==> inputs of zinc <==
==> flow/design.v <==
module SUBWAY(
    clk,
    rst_n,
    in_valid,
    init,
    in0,
    in1,
    in2,
    in3,
    out_valid,
    out
);
input clk, rst_n;
input in_valid;
input [1:0] init;
input [1:0] in0, in1, in2, in3; 
output reg       out_valid;
output reg [1:0] out;
parameter s_idle = 2'd0;
parameter s_input = 2'd1;
parameter s_cul = 2'd2;
parameter s_output = 2'd3;
genvar NN;
genvar MM;
integer i;
integer j;
parameter IDX = 9;
reg [1:0]current_state;
reg [1:0]next_state;
reg [1:0]init_pos;
reg [5:0]cnt;
reg [1:0]is_road;
reg [1:0] reg_dif;
reg [1:0]move;
wire UorD;
reg reg_UorD;
wire [1:0]dif1;
wire [1:0]dif2;
wire [1:0]dif;
reg [1:0] next_dif;
reg [1:0]next_pos;
reg [1:0]cur_pos;
reg [1:0] next_step[2:0];
wire [1:0]in_wire[3:0];
reg [1:0]in_a[IDX:0];
reg [1:0]in_b[IDX:0];
reg [1:0]in_c[IDX:0];
reg [1:0]in_d[IDX:0];
reg [1:0]out_pipe[54:0];
reg [1:0]road;
always@(posedge clk or negedge rst_n)begin
	if(!rst_n)
        current_state <= s_idle;
    else
        current_state <= next_state;
end
always@(*)begin
	case(current_state)
		s_idle: if(in_valid) next_state = s_input;
				else next_state = s_idle;
		s_input:if (cnt == 6'd7) next_state = s_cul;
				else next_state = s_input;
		s_cul:	if (cnt == 6'd62) next_state = s_output;
				else next_state = s_cul;				
		s_output: if (cnt == 6'd63) next_state = s_idle;
				else next_state = s_output;
		default: next_state = current_state;
	endcase 
end
always @(posedge clk or negedge rst_n) begin
    if(!rst_n)begin
		init_pos <= 2'd0;
    end   
    else
		case(current_state)
			s_idle: if(in_valid)begin
				init_pos <= init;
			end
			default: init_pos <= init_pos;
		endcase
end
always@(posedge clk or negedge rst_n)begin
	if(!rst_n)
        cnt <= 6'b0;
    else
		case(current_state)
			s_idle: cnt <= 6'd0;
			s_input: cnt <= cnt+6'd1;
			s_cul: if(cnt == 6'd62 ) cnt <= 6'd0;
					else cnt <= cnt+6'd1;
			s_output: if(cnt == 6'd63) cnt <= 6'd0;
					else cnt <= cnt+6'd1;
			default: cnt <= cnt;
		endcase
end
always@(posedge clk or negedge rst_n)begin
	if(!rst_n)
        out_valid <= 1'b0;
    else
		case(current_state)
			s_idle: out_valid <= 1'd0;
			s_input: out_valid <= 1'd0;
			s_output: 
				if(cnt == 6'd63) out_valid <= 1'd0;
				else   out_valid <= 1'd1;
			default: out_valid <= 1'd0;
		endcase
end
assign UorD = (cur_pos < road)?1'd0: 1'd1;  
assign dif1 = (cur_pos < road)?road: cur_pos;  
assign dif2 = (cur_pos < road)?cur_pos: road;
assign dif = dif1 - dif2;
always @(posedge clk or negedge rst_n) begin
	if(!rst_n)begin
        reg_UorD <= 2'd0;
    end 
	else begin
		reg_UorD <= UorD;
	end
end
always@(*)begin
	case(cur_pos)
	2'd0: begin
		next_step[0] = 2'b11;
		next_step[1] = in_a[1];
		next_step[2] = in_b[1];
	end
	2'd1: begin
		next_step[0] = in_a[1];
		next_step[1] = in_b[1];
		next_step[2] = in_c[1];
	end
	2'd2: begin
		next_step[0] = in_b[1];
		next_step[1] = in_c[1];
		next_step[2] = in_d[1];
	end
	2'd3: begin
		next_step[0] = in_c[1];
		next_step[1] = in_d[1];
		next_step[2] = 2'b11;
	end
	default: begin
		next_step[0] = in_c[1];
		next_step[1] = in_d[1];
		next_step[2] = 2'b11;
	end
	endcase
end
always@(*)begin
	if (dif != 2'd0) begin
		case(reg_UorD)
		1'd0: 
			case(next_step[2])
			2'd0: move = 2'b01;
			2'd1,
			2'd2,
			2'd3: 
				case(next_step[1])
				2'd0,
				2'd2: move = 2'd0;
				2'd1: move = 2'b11;
				default: move = 2'b0;
				endcase
			default: move = 2'b0;
			endcase
		1'd1: 
			case(next_step[0])
			2'd0: move = 2'b10;
			2'd1,
			2'd2,
			2'd3: 
				case(next_step[1])
				2'd0,
				2'd2: move = 2'd0;
				2'd1: move = 2'b11;
				default: move = 2'b0;
				endcase
			default: move = 2'b0;
			endcase
		default: move = 2'b0;
		endcase
	end
	else begin
		case(next_step[1])
		2'd0,
		2'd2: move = 2'd00;
		2'd1: move = 2'b11;
		default: move = 2'd0;  
		endcase
	end
end
always@(*)begin
	case(cur_pos)
	2'd0:begin
		case (move) 
		2'd1:
			next_pos = 2'd1;
		default:
			next_pos = 2'd0;
		endcase
	end 
	2'd1:begin
		case (move) 
		2'd1:
			next_pos = 2'd2;
		2'd2:
			next_pos = 2'd0;
		default:
			next_pos = 2'd1;
		endcase
	end
	2'd2:begin
		case (move) 
		2'd1:
			next_pos = 2'd3;
		2'd2:
			next_pos = 2'd1;
		default:
			next_pos = 2'd2;
		endcase
	end
	2'd3:begin
		case (move) 
		2'd2:
			next_pos = 2'd2;
		default:
			next_pos = 2'd3;
		endcase
	end
	default:next_pos = cur_pos;
	endcase
end
always@(*)begin
	if (in_b[8] == 2'd0)begin
		is_road = 2'd1;
	end
	else if (in_c[8] == 2'd0)begin
		is_road = 2'd2;
	end
	else if (in_a[8] == 2'd0)begin
		is_road = 2'd0;
	end
	else if (in_d[8] == 2'd0)begin
		is_road = 2'd3;
	end
	else begin
		is_road = 2'd1;
	end
end
always@(posedge clk)begin
	if(!rst_n)begin
        road <= 2'd0;
    end 
	else begin
		case(cnt[2:0])
		3'd0: 
			road <= is_road;
		default: road <= road;
		endcase
	end
end
always @(posedge clk or negedge rst_n) begin
	if(!rst_n)begin
        cur_pos <= 2'd0;
    end 
	else begin
		case(current_state)
		s_idle: cur_pos <= 2'd0;
		s_input: cur_pos <= init_pos;
		s_cul,
		s_output: cur_pos <= next_pos;
		default: cur_pos <= cur_pos;
		endcase
	end
end
always @(posedge clk or negedge rst_n) begin
	if(!rst_n)begin
        out <= 2'd0;
    end 
	else begin
		case(current_state)
		s_idle: out <= 2'd0;
		s_input: out <= 2'd0;
		s_output: 
			if(cnt == 6'd63) out <= 2'd0;
			else out <= out_pipe[0]; 
		default: out <= 2'd0;
		endcase
	end
end
always @(posedge clk or negedge rst_n) begin
	if(!rst_n)begin
		for (i=0; i<55; i=i+1)begin
			out_pipe[i]<=2'd0; 
		end
    end 
	else begin
		case(current_state)
		s_idle: begin
			for (i=0; i<55; i=i+1)begin
				out_pipe[i]<=2'd0; 
			end
		end
		s_output,
		s_cul: begin
			out_pipe[54] <= move;
			for (i=0; i<54; i=i+1)begin
				out_pipe[i]<=out_pipe[i+1]; 
			end
		end
		default: begin
			for (i=0; i<55; i=i+1)begin
				out_pipe[i]<=2'd0; 
			end
		end
		endcase
	end
end
always @(posedge clk or negedge rst_n) begin
    if(!rst_n)begin
        for (i = 0; i<IDX; i=i+1)begin
			in_a[i]<=2'd0;
		end
    end   
    else
		case(current_state)
			s_idle: if(in_valid)begin
						in_a[IDX-1]<=in0;
						for (i = 0; i<IDX-1; i=i+1)begin
							in_a[i]<=in_a[i+1];
						end
					end
					else begin 
						for (i = 0; i<IDX; i=i+1)begin
							in_a[i]<=in_a[i];
						end
					end
			s_input,
			s_cul:if(in_valid)begin
						in_a[IDX-1]<=in0;
						for (i = 0; i<IDX-1; i=i+1)begin
							in_a[i]<=in_a[i+1];
						end
					end
					else begin 
						for (i = 0; i<IDX; i=i+1)begin
							in_a[i]<=in_a[i];
						end
					end
			s_output:begin
				if(in_valid)begin
					in_a[IDX-1]<= in0;
				end
				else begin
					in_a[IDX-1]<= 2'd0;
				end
				for (i = 0; i<IDX-1; i=i+1)begin
					in_a[i]<=in_a[i+1];
				end
			end
			default: begin 
						for (i = 0; i<IDX; i=i+1)begin
							in_a[i]<=in_a[i];
						end
					end
		endcase
end
always @(posedge clk or negedge rst_n) begin
    if(!rst_n)begin
        for (i = 0; i<IDX; i=i+1)begin
			in_b[i]<=2'd0;
		end
    end   
    else
		case(current_state)
			s_idle: if(in_valid)begin
						in_b[IDX-1]<=in1;
						for (i = 0; i<IDX-1; i=i+1)begin
							in_b[i]<=in_b[i+1];
						end
					end
					else begin 
						for (i = 0; i<IDX; i=i+1)begin
							in_b[i]<=in_b[i];
						end
					end
			s_input,
			s_cul:if(in_valid)begin
						in_b[IDX-1]<=in1;
						for (i = 0; i<IDX-1; i=i+1)begin
							in_b[i]<=in_b[i+1];
						end
					end
					else begin 
						for (i = 0; i<IDX; i=i+1)begin
							in_b[i]<=in_b[i];
						end
					end
			s_output:begin
				if(in_valid)begin
					in_b[IDX-1]<= in1;
				end
				else begin
					in_b[IDX-1]<= 2'd0;
				end
				for (i = 0; i<IDX-1; i=i+1)begin
					in_b[i]<=in_b[i+1];
				end
			end
			default: begin 
						for (i = 0; i<IDX; i=i+1)begin
							in_b[i]<=in_b[i];
						end
					end
		endcase
end
always @(posedge clk or negedge rst_n) begin
    if(!rst_n)begin
        for (i = 0; i<IDX; i=i+1)begin
			in_c[i]<=2'd0;
		end
    end   
    else
		case(current_state)
			s_idle: if(in_valid)begin
						in_c[IDX-1]<=in2;
						for (i = 0; i<IDX-1; i=i+1)begin
							in_c[i]<=in_c[i+1];
						end
					end
					else begin 
						for (i = 0; i<IDX; i=i+1)begin
							in_c[i]<=in_c[i];
						end
					end
			s_input,
			s_cul:if(in_valid)begin
						in_c[IDX-1]<=in2;
						for (i = 0; i<IDX-1; i=i+1)begin
							in_c[i]<=in_c[i+1];
						end
					end
					else begin 
						for (i = 0; i<IDX; i=i+1)begin
							in_c[i]<=in_c[i];
						end
					end
			s_output:begin
				if(in_valid)begin
					in_c[IDX-1]<= in2;
				end
				else begin
					in_c[IDX-1]<= 2'd0;
				end
				for (i = 0; i<IDX-1; i=i+1)begin
					in_c[i]<=in_c[i+1];
				end
			end
			default: begin 
						for (i = 0; i<IDX; i=i+1)begin
							in_c[i]<=in_c[i];
						end
					end
		endcase
end
always @(posedge clk or negedge rst_n) begin
    if(!rst_n)begin
        for (i = 0; i<IDX; i=i+1)begin
			in_d[i]<=2'd0;
		end
    end   
    else
		case(current_state)
			s_idle: if(in_valid)begin
						in_d[IDX-1]<=in3;
						for (i = 0; i<IDX-1; i=i+1)begin
							in_d[i]<=in_d[i+1];
						end
					end
					else begin 
						for (i = 0; i<IDX; i=i+1)begin
							in_d[i]<=in_d[i];
						end
					end
			s_input,
			s_cul:if(in_valid)begin
						in_d[IDX-1]<=in3;
						for (i = 0; i<IDX-1; i=i+1)begin
							in_d[i]<=in_d[i+1];
						end
					end
					else begin 
						for (i = 0; i<IDX; i=i+1)begin
							in_d[i]<=in_d[i];
						end
					end
			s_output:begin
				if(in_valid)begin
					in_d[IDX-1]<= in3;
				end
				else begin
					in_d[IDX-1]<= 2'd0;
				end
				for (i = 0; i<IDX-1; i=i+1)begin
					in_d[i]<=in_d[i+1];
				end
			end
			default: begin 
						for (i = 0; i<IDX; i=i+1)begin
							in_d[i]<=in_d[i];
						end
					end
		endcase
end
endmodule
==> flow/run.sh <==
#!/bin/bash
# the make line also repeats each setting of config.mk as NAME=value (left out here)
make -C /OpenROAD-flow-scripts/flow DESIGN_CONFIG=/design/flow/config.mk WORK_HOME=/design/flow/orfs CLKGATE_MAP_FILE= finish
==> flow/config.mk <==
export PLATFORM = sky130hd
export DESIGN_NAME = SUBWAY
export DESIGN_NICKNAME = SUBWAY
export VERILOG_FILES = /design/flow/design.v
export SDC_FILE = /design/flow/constraint.sdc
export NUM_CORES = 4
export LEC_CHECK = 0
export ABC_AREA = 1
export CAP_MARGIN = 20
export CORE_MARGIN = 2
export CORE_UTILIZATION = 72
export CTS_CLUSTER_DIAMETER = 320
export PLACE_DENSITY = 0.36
export SLEW_MARGIN = 20
==> flow/constraint.sdc <==
create_clock -name core_clock -period 1.44 [get_ports {clk}]
set_input_delay 0.2880 -clock core_clock [delete_from_list [all_inputs] [get_ports {clk}]]
set_output_delay 0.2880 -clock core_clock [all_outputs]
set_load 0.01 [all_outputs]
==> nickel (differences from zinc) <==
--- a/flow/config.mk
+++ b/flow/config.mk
@@ -6,9 +6,7 @@
 export NUM_CORES = 4
 export LEC_CHECK = 0
-export ABC_AREA = 1
 export CAP_MARGIN = 20
 export CORE_MARGIN = 2
 export CORE_UTILIZATION = 72
-export CTS_CLUSTER_DIAMETER = 320
-export PLACE_DENSITY = 0.36
+export CTS_CLUSTER_SIZE = 25
 export SLEW_MARGIN = 20
==> flow/constraint.sdc (replaced) <==
create_clock -name core_clock -period 2.27 [get_ports {clk}]
set_input_delay 0.4540 -clock core_clock [delete_from_list [all_inputs] [get_ports {clk}]]
set_output_delay 0.4540 -clock core_clock [all_outputs]
set_load 0.01 [all_outputs]
==> fjord (differences from zinc) <==
==> flow/config.mk (replaced) <==
export PLATFORM = sky130hd
export DESIGN_NAME = SUBWAY
export DESIGN_NICKNAME = SUBWAY
export VERILOG_FILES = /design/flow/design.v
export SDC_FILE = /design/flow/constraint.sdc
export NUM_CORES = 4
export LEC_CHECK = 0
export CAP_MARGIN = 20
export CORE_MARGIN = 2
export CORE_UTILIZATION = 68
export CTS_CLUSTER_DIAMETER = 199
export CTS_CLUSTER_SIZE = 25
export SLEW_MARGIN = 20
==> flow/constraint.sdc (replaced) <==
create_clock -name core_clock -period 1.29 [get_ports {clk}]
set_input_delay 0.2580 -clock core_clock [delete_from_list [all_inputs] [get_ports {clk}]]
set_output_delay 0.2580 -clock core_clock [all_outputs]
set_load 0.01 [all_outputs]
==> results <==
                                                                                        fjord                      zinc                    nickel
Status                                                                 finished with violations  finished with violations  finished with violations
Violated checks                                                            negative setup slack      negative setup slack      negative setup slack
Pre-CTS worst setup slack                                                             -0.964 ns                 -0.540 ns                -0.0776 ns
Critical Path End                                                                    cur_pos[0]                cur_pos[0]                cur_pos[1]
Mapped Nets                                                                                 518                       762                       518
Placed cell count                                                                           656                       887                       631
Post-Synth Simple-Gate Area                                                               0.142                     0.137                     0.142
Layout Utilization                                                                        0.882                     0.874                     0.856
Depth of the critical timing path with buffers and inverters included                         9                        13                        11
Worst path setup slack after routing                                                   -1.07 ns                 -0.752 ns                 -0.150 ns
Post-Route WL                                                                           17.3 mm                   16.2 mm                   13.5 mm
RePlAce Congestion                                                                        0.770                     0.912                     0.837
Ratio of final minimum period to clock period                                              1.83                      1.52                      1.07
Met3 wire length                                                                         698 um                    716 um                    466 um
